==> 07-02: inputs <==
==> flow/design.v (excerpt) <==
module digital_loc(
    input key_a,
    input key_b,
    input key_c,
    input key_d,
    input reset,
	 input clk,
    output [6:0] postion_state,
	 output  [3:0] x,
	 output reg [1:0] Led2,
	 output  [3:0] selector,
	 output reg dot,
	 output S_CLK,
	 output LR_CLK,
	 output M_CLK,
	 output  Sin
    );
make LEC_CHECK=0 ABC_AREA=1 CAP_MARGIN=20 CELL_PAD_IN_SITES_GLOBAL_PLACEMENT=0 CORE_MARGIN=2 CORE_UTILIZATION=72 CTS_CLUSTER_DIAMETER=68 GPL_TIMING_DRIVEN=1 HOLD_SLACK_MARGIN=0.3 MIN_ROUTING_LAYER=met1 PLACE_DENSITY=0.35 SETUP_SLACK_MARGIN=0.75 SLEW_MARGIN=20 finish   # period 2.95 ns
run.sh (not shown) runs the stock make flow with config.mk's settings and CLKGATE_MAP_FILE=.
==> 10-09: changes against 07-02 <==
==> flow/config.mk (replaced) <==
export PLATFORM = sky130hd
export DESIGN_NAME = digital_loc
export DESIGN_NICKNAME = digital_loc
export VERILOG_FILES = /design/flow/design.v
export SDC_FILE = /design/flow/constraint.sdc
export NUM_CORES = 4
export LEC_CHECK = 0
export ABC_AREA = 1
export CAP_MARGIN = 0
export CELL_PAD_IN_SITES_GLOBAL_PLACEMENT = 0
export CORE_MARGIN = 2
export CORE_UTILIZATION = 72
export CTS_CLUSTER_DIAMETER = 231
export GPL_TIMING_DRIVEN = 1
export MIN_ROUTING_LAYER = met1
export PLACE_DENSITY = 0.38
export SLEW_MARGIN = 5
==> comparison <==
07-02 finished but failed the layout checks on setup timing. 10-09 produced a layout that fails on hold timing, setup timing. Sequential cell count is the same in 07-02 and 10-09. In synthesized area, 10-09 and 07-02 do not differ. Of 10-09 and 07-02, 10-09 has the higher sequential share of layout area (gap 1.6 points). Between 07-02 and 10-09, the lower via count is in 10-09 (gap 2.1%, measured against 10-09). Worst hold slack: 10-09 is lower than 07-02 (0.48 ns). In 07-02 the clock-buffer cell count is lower than in 10-09, by 2. Against 10-09, the routed wire length of 07-02 is higher by about 5%. In 10-09 the non-clock buffer count is lower than in 07-02, by 55. Against 10-09, the combinational power of 07-02 is higher by about 4%. Global-route usage: 07-02 is lower than 10-09 (1.1 points). In 07-02 the clock skew is lower than in 10-09, by 0.0049 ns.
==> figures <==
quantity	10-09	07-02
First-pass detailed-route iteration total	8	9
Post-placement worst setup slack	0.1225 ns	0.05999 ns
Register clock-pin slew on the reported worst setup and hold paths	0.06 ns	0.07 ns
Via count of the routed design	18,520	18,920
Register share of total power	47.9%	46.7%
Worst R2R Path Depth	12	14
Number of global-route vias before repair	17,620	17,670
Peak supply drop	449.0 uV	450.8 uV
Met1 Wirelength	19,620 um	20,700 um
Routed WL	52,510 um	55,000 um
Leakage power	8.855 nW	9.328 nW
GRT Resource Usage Total	40.04%	38.96%
Number of buffers other than clock buffers in the final layout	103	158
Source of the critical timing path	A_min1[1]	H2[1]
Comb group	0.0981 mW	0.102 mW
Via density per instance	6.299	6.309
Final hold violations	3	0
Final worst path period need	2.998 ns	2.990 ns
Outcome	complete, but fails checks	complete, but fails checks
Layout check failures	hold timing, setup timing	setup timing
Capture point of the worst reg-to-reg path	old_value[8]	AA.state[2]
Routability congestion estimate	1.027	1.017
Delay contributed by the slowest stage of the critical path	0.39 ns	0.44 ns
Clock tree cell share of total cell area	4.988%	5.009%

* * *

==> garnet <==
digital_loc again, from the RTL that the note above started with.
make LEC_CHECK=0 ABC_AREA=1 CAP_MARGIN=20 CORE_MARGIN=2 CORE_UTILIZATION=72 CTS_CLUSTER_DIAMETER=362 CTS_CLUSTER_SIZE=15 HOLD_SLACK_MARGIN=0.3 PLACE_DENSITY_LB_ADDON=0.01 SETUP_SLACK_MARGIN=0.35 SLEW_MARGIN=20 finish   # period 2.95 ns
==> nickel (differences from garnet) <==
ABC_AREA = default   (was 1)
CORE_UTILIZATION = 69   (was 72)
CTS_CLUSTER_DIAMETER = default   (was 362)
CTS_CLUSTER_SIZE = default   (was 15)
HOLD_SLACK_MARGIN = default   (was 0.3)
PLACE_DENSITY = 0.39   (was default)
PLACE_DENSITY_LB_ADDON = default   (was 0.01)
SETUP_SLACK_MARGIN = default   (was 0.35)
==> flow/constraint.sdc (replaced) <==
create_clock -name core_clock -period 7.13 [get_ports {clk}]
set_input_delay 1.4260 -clock core_clock [delete_from_list [all_inputs] [get_ports {clk}]]
set_output_delay 1.4260 -clock core_clock [all_outputs]
set_load 0.01 [all_outputs]
==> cedar (differences from garnet) <==
ABC_AREA = default   (was 1)
CORE_UTILIZATION = 10   (was 72)
CTS_CLUSTER_DIAMETER = default   (was 362)
CTS_CLUSTER_SIZE = default   (was 15)
HOLD_SLACK_MARGIN = default   (was 0.3)
PLACE_DENSITY_LB_ADDON = default   (was 0.01)
SETUP_SLACK_MARGIN = default   (was 0.35)
==> flow/constraint.sdc (replaced) <==
create_clock -name core_clock -period 12.7 [get_ports {clk}]
set_input_delay 2.5400 -clock core_clock [delete_from_list [all_inputs] [get_ports {clk}]]
set_output_delay 2.5400 -clock core_clock [all_outputs]
set_load 0.01 [all_outputs]
==> quartz (differences from garnet) <==
ABC_AREA = default   (was 1)
CORE_UTILIZATION = 29   (was 72)
CTS_CLUSTER_DIAMETER = default   (was 362)
CTS_CLUSTER_SIZE = default   (was 15)
HOLD_SLACK_MARGIN = default   (was 0.3)
PLACE_DENSITY_LB_ADDON = default   (was 0.01)
SETUP_SLACK_MARGIN = default   (was 0.35)
==> flow/constraint.sdc (replaced) <==
create_clock -name core_clock -period 5.3 [get_ports {clk}]
set_input_delay 1.0600 -clock core_clock [delete_from_list [all_inputs] [get_ports {clk}]]
set_output_delay 1.0600 -clock core_clock [all_outputs]
set_load 0.01 [all_outputs]
==> results <==
| metric | garnet | nickel | cedar | quartz |
|---|---|---|---|---|
| Portion of synthesized cell area occupied by the leading cell type | 36.2% | 39.4% | 39.4% | 39.4% |
| Finished layout cell area | 19,700 sq um | 17,400 sq um | 19,700 sq um | 17,900 sq um |
| Multiplexer share of the synthesized area | 0% | 3.27% | 3.27% | 3.27% |
| Pre-CTS WS | 145 ps | 3080 ps | 7340 ps | 1610 ps |
| Critical Path Max Stage Delay | 410 ps | 730 ps | 630 ps | 570 ps |
| Met1 Track Usage GR | 51.7% | 41.8% | 6.69% | 18.2% |
| Synthesized-area fraction occupied by adder cells | 5.17% | 5.63% | 5.63% | 5.63% |
| Transition time at the pin with the least slew margin | 676 ps | 1020 ps | 995 ps | 1030 ps |
| Iteration count of the initial detailed-routing pass | 12 | 6 | 7 | 5 |
| Switching Power | 1.40 mW | 0.643 mW | 0.382 mW | 0.903 mW |
| Worst r2r src | twohundredHZ.i[0] | interal_counter[0] | interal_counter[0] | state[1] |
| Count of fill cells added during filler insertion | 1,493 | 1,617 | 18,063 | 5,623 |
| Status | timing/DRC/antenna clean | timing/DRC/antenna clean | timing/DRC/antenna clean | timing/DRC/antenna clean |
| Average cell area after synthesis | 6.88 sq um | 8.68 sq um | 8.68 sq um | 8.68 sq um |
| Crit path depth | 8 | 7 | 8 | 8 |
| Number of buffers inserted during clock tree synthesis | 21 | 28 | 31 | 30 |
| Number of antenna cells inserted | 0 | 0 | 1 | 0 |
| Peak supply drop | 0.000445 V | 0.000200 V | 0.0000949 V | 0.000158 V |
| Via count | 18,160 | 13,169 | 13,116 | 13,219 |
| Area fraction in and, or, nand and nor cells | 35.0% | 23.6% | 23.6% | 23.6% |
| Largest net degree at the start of global routing | 66 | 183 | 67 | 110 |
| Master of the slowest instance on the critical path | dfrtp_1 | dfrtp_1 | mux4_2 | dfrtp_1 |

* * *

==> 03-10 <==
Starting RTL as in the previous note.
make LEC_CHECK=0 ABC_AREA=1 CAP_MARGIN=20 CORE_MARGIN=2 CORE_UTILIZATION=69 CTS_CLUSTER_DIAMETER=369 PLACE_DENSITY=0.39 SLEW_MARGIN=20 finish   # period 4.08 ns
==> 12-02: changes against 03-10 <==
- ABC_AREA: 1 -> default
- CELL_PAD_IN_SITES_GLOBAL_PLACEMENT: default -> 0
- CORE_UTILIZATION: 69 -> 71
- CTS_CLUSTER_DIAMETER: 369 -> 32
- GPL_TIMING_DRIVEN: default -> 1
- MIN_ROUTING_LAYER: default -> met1
- PLACE_DENSITY: 0.39 -> default
- SETUP_SLACK_MARGIN: default -> -0.18
==> flow/constraint.sdc (replaced) <==
create_clock -name core_clock -period 2.98 [get_ports {clk}]
set_input_delay 0.5960 -clock core_clock [delete_from_list [all_inputs] [get_ports {clk}]]
set_output_delay 0.5960 -clock core_clock [all_outputs]
set_load 0.01 [all_outputs]
==> results_dict.tcl <==
# implementation run metrics
set metrics [dict create \
    status "finished clean" \
    gp_congestion 0.995 \
    dpl_cell_area_mm2 0.0180 \
    use_met3 0.0448 \
    area.sequential_mm2 0.00644 \
    seq-cell-share 0.339 \
    leakage_uw 0.00858 \
    whs_ns 0.295 \
    max_stage_delay_ns 0.50 \
    grt_max_degree 106 \
    simple_gate_area_frac 0.350 \
    worstMarginPinSlew_ns 1.03 \
    ys_seq_frac 0.369 \
]
the above is filed under 03-10

==> results_dict.tcl <==
# implementation run metrics
set metrics [dict create \
    status "complete, but fails checks" \
    failed_checks "hold timing, setup timing" \
    finalHoldViolCount 3 \
    ys_seq_frac 0.402 \
    area.sequential_mm2 0.00645 \
    setup_slack_ns -0.147 \
    use_met3 0.0465 \
    whs_ns -0.00793 \
    dpl_cell_area_mm2 0.0170 \
    setup_viol 5 \
    leakage_uw 0.00813 \
    worstMarginPinSlew_ns 0.886 \
]
the above is filed under 12-02


* * *

==> inputs of job 5182 <==
Starting RTL as in the previous note.
==> flow/config.mk <==
export PLATFORM = sky130hd
export DESIGN_NAME = digital_loc
export DESIGN_NICKNAME = digital_loc
export VERILOG_FILES = /design/flow/design.v
export SDC_FILE = /design/flow/constraint.sdc
export NUM_CORES = 4
export LEC_CHECK = 0
export CAP_MARGIN = 20
export CELL_PAD_IN_SITES_GLOBAL_PLACEMENT = 0
export CORE_MARGIN = 2
export CORE_UTILIZATION = 72
export CTS_CLUSTER_DIAMETER = 32
export GPL_TIMING_DRIVEN = 1
export MIN_ROUTING_LAYER = met1
export PLACE_DENSITY_LB_ADDON = 0.27
export SLEW_MARGIN = 20
==> flow/constraint.sdc <==
create_clock -name core_clock -period 3.02 [get_ports {clk}]
set_input_delay 0.6040 -clock core_clock [delete_from_list [all_inputs] [get_ports {clk}]]
set_output_delay 0.6040 -clock core_clock [all_outputs]
set_load 0.01 [all_outputs]
==> job 8624 (differences from job 5182) <==
- CELL_PAD_IN_SITES_GLOBAL_PLACEMENT: 0 -> not set
- CORE_UTILIZATION: 72 -> 70
- CTS_CLUSTER_DIAMETER: 32 -> not set
- GPL_TIMING_DRIVEN: 1 -> not set
- MIN_ROUTING_LAYER: met1 -> not set
- PLACE_DENSITY_LB_ADDON: 0.27 -> not set
==> flow/constraint.sdc (replaced) <==
create_clock -name core_clock -period 4.47 [get_ports {clk}]
set_input_delay 0.8940 -clock core_clock [delete_from_list [all_inputs] [get_ports {clk}]]
set_output_delay 0.8940 -clock core_clock [all_outputs]
set_load 0.01 [all_outputs]
==> job 5499 (differences from job 5182) <==
- ABC_AREA: not set -> 1
- CELL_PAD_IN_SITES_GLOBAL_PLACEMENT: 0 -> not set
- CTS_CLUSTER_DIAMETER: 32 -> 232
- GPL_TIMING_DRIVEN: 1 -> not set
- MIN_ROUTING_LAYER: met1 -> not set
- PLACE_DENSITY_LB_ADDON: 0.27 -> not set
==> flow/constraint.sdc (replaced) <==
create_clock -name core_clock -period 2.99 [get_ports {clk}]
set_input_delay 0.5980 -clock core_clock [delete_from_list [all_inputs] [get_ports {clk}]]
set_output_delay 0.5980 -clock core_clock [all_outputs]
set_load 0.01 [all_outputs]
==> results <==
Job 5499 produced a layout that fails on setup timing. Job 5182 finished with setup timing left. Job 8624 produced a clean layout.
Utilization, highest first: job 5182, job 5499, job 8624.
In area after synthesis, job 5182 and job 8624 do not differ.
Against job 5182, the routed wire length of job 8624 is lower by about 15%.
Sequential share of layout area: job 5499 < job 5182 < job 8624.
Between job 5499 and job 5182, the lower hold slack is in job 5499 (gap 0.052 ns).
In job 5499 the first-iteration DRC count is higher than in job 8624, by 120%.
Register-to-register slack: job 8624 > job 5499 > job 5182.
Against job 5499, the critical path depth of job 8624 is lower by 1.

* * *

==> inputs of run a <==
digital_loc again, from the RTL that the note above started with.
make LEC_CHECK=0 CAP_MARGIN=15 CELL_PAD_IN_SITES_DETAIL_PLACEMENT=1 CELL_PAD_IN_SITES_GLOBAL_PLACEMENT=1 CORE_ASPECT_RATIO=0.84 CORE_MARGIN=2 CORE_UTILIZATION=47 CTS_CLUSTER_DIAMETER=32 GPL_ROUTABILITY_DRIVEN=1 GPL_TIMING_DRIVEN=1 MAX_ROUTING_LAYER=met5 MIN_ROUTING_LAYER=met1 PLACE_DENSITY_LB_ADDON=0.06 SLEW_MARGIN=20 TNS_END_PERCENT=75 finish   # period 7.93 ns
==> inputs of run b, as changes to run a <==
==> flow/config.mk (replaced) <==
export PLATFORM = sky130hd
export DESIGN_NAME = digital_loc
export DESIGN_NICKNAME = digital_loc
export VERILOG_FILES = /design/flow/design.v
export SDC_FILE = /design/flow/constraint.sdc
export NUM_CORES = 4
export LEC_CHECK = 0
export CAP_MARGIN = 20
export CORE_MARGIN = 2
export CORE_UTILIZATION = 70
export CTS_CLUSTER_DIAMETER = 44
export SETUP_SLACK_MARGIN = 2.97
export SLEW_MARGIN = 20
==> flow/constraint.sdc (replaced) <==
create_clock -name core_clock -period 10.0 [get_ports {clk}]
set_input_delay 2.0000 -clock core_clock [delete_from_list [all_inputs] [get_ports {clk}]]
set_output_delay 2.0000 -clock core_clock [all_outputs]
set_load 0.01 [all_outputs]
==> inputs of run c, as changes to run a <==
==> flow/config.mk (replaced) <==
export PLATFORM = sky130hd
export DESIGN_NAME = digital_loc
export DESIGN_NICKNAME = digital_loc
export VERILOG_FILES = /design/flow/design.v
export SDC_FILE = /design/flow/constraint.sdc
export NUM_CORES = 4
export LEC_CHECK = 0
export CAP_MARGIN = 20
export CELL_PAD_IN_SITES_GLOBAL_PLACEMENT = 3
export CORE_MARGIN = 2
export CORE_UTILIZATION = 58
export CTS_CLUSTER_DIAMETER = 32
export GPL_TIMING_DRIVEN = 1
export MIN_ROUTING_LAYER = met1
export SLEW_MARGIN = 20
==> flow/constraint.sdc (replaced) <==
create_clock -name core_clock -period 2.98 [get_ports {clk}]
set_input_delay 0.5960 -clock core_clock [delete_from_list [all_inputs] [get_ports {clk}]]
set_output_delay 0.5960 -clock core_clock [all_outputs]
set_load 0.01 [all_outputs]
==> inputs of run d, as changes to run a <==
==> flow/config.mk (replaced) <==
export PLATFORM = sky130hd
export DESIGN_NAME = digital_loc
export DESIGN_NICKNAME = digital_loc
export VERILOG_FILES = /design/flow/design.v
export SDC_FILE = /design/flow/constraint.sdc
export NUM_CORES = 4
export LEC_CHECK = 0
export ABC_AREA = 0
export CAP_MARGIN = 20
export CORE_MARGIN = 2
export CORE_UTILIZATION = 72
export CTS_CLUSTER_DIAMETER = 232
export SETUP_SLACK_MARGIN = 0.21
export SLEW_MARGIN = 20
==> flow/constraint.sdc (replaced) <==
create_clock -name core_clock -period 2.99 [get_ports {clk}]
set_input_delay 0.5980 -clock core_clock [delete_from_list [all_inputs] [get_ports {clk}]]
set_output_delay 0.5980 -clock core_clock [all_outputs]
set_load 0.01 [all_outputs]
==> results <==
item                                                                         run c                       run d                     run a                             run b
Deepest level of the CTS H-tree                                                  -                           1                         2                                 1
Count of inserted antenna diode cells                                            -                           0                         1                                 0
Layout buffer count excluding clock buffers                                      -                         152                        41                                38
Worst-case vdd ir drop                                                           -                    0.833 mV                  0.189 mV                          0.156 mV
Avg WL per Cell                                                                  -                     19.3 µm                   19.2 µm                           17.4 µm
Core box area                                                            27000 µm²                   21800 µm²                 33400 µm²                         22600 µm²
Worst path slowest cell                                                          -       sky130_fd_sc_hd__ha_1  sky130_fd_sc_hd__dfrtp_1  sky130_fd_sc_hd__clkdlybuf4s50_1
Unrepaired setup endpoints after global routing                                  -                        true                     false                             false
Clock latency on the worst-skew pair                                             -                     0.58 ns                   0.57 ns                           0.58 ns
Footprint of the multi-input gates                                               -                    9300 µm²                  8900 µm²                          8890 µm²
Filler-free cell count of the finished design                                    -                        2237                      2342                              2133
Status                                                   aborted with a tool error  complete, but fails checks            finished clean                    finished clean
Last stage reached                                            3_1_place_gp_skip_io                           -                         -                                 -
Layout check failures                                                            -                setup timing                         -                                 -
Category of the worst setup path launch point                                    -                        flop                      flop                              flop
Tot GR Track Use                                                                 -                       34.9%                     25.5%                             31.0%
Met2 routed wirelength                                                           -                    20500 µm                  20500 µm                          17800 µm
Setup Buffers After CTS                                                          -                          26                         0                                 0
Cts bufs inserted                                                                -                          28                        56                                31
Pin count of the biggest net entering global routing                             -                          81                       109                               187
Initial core utilization                                                     59.2%                       73.3%                     48.0%                             70.9%
Global routing met3 resource utilization                                         -                       4.82%                     4.20%                             4.09%
Internal power contribution                                                      -                     6020 µW                   3070 µW                           1730 µW
Length of routed wiring on met1                                                  -                    17300 µm                  22000 µm                          16200 µm
Hold slack                                                                       -                   0.0393 ns                  0.486 ns                          0.489 ns
Number of iterations in the first detailed-routing pass                          -                           8                         5                                 7
CP arrival                                                                       -                     2.44 ns                   3.38 ns                           3.29 ns
Worst setup path endpoint                                                        -            postion_state[5]          postion_state[0]                  postion_state[5]
Power is estimated from default activity; no workload was simulated.
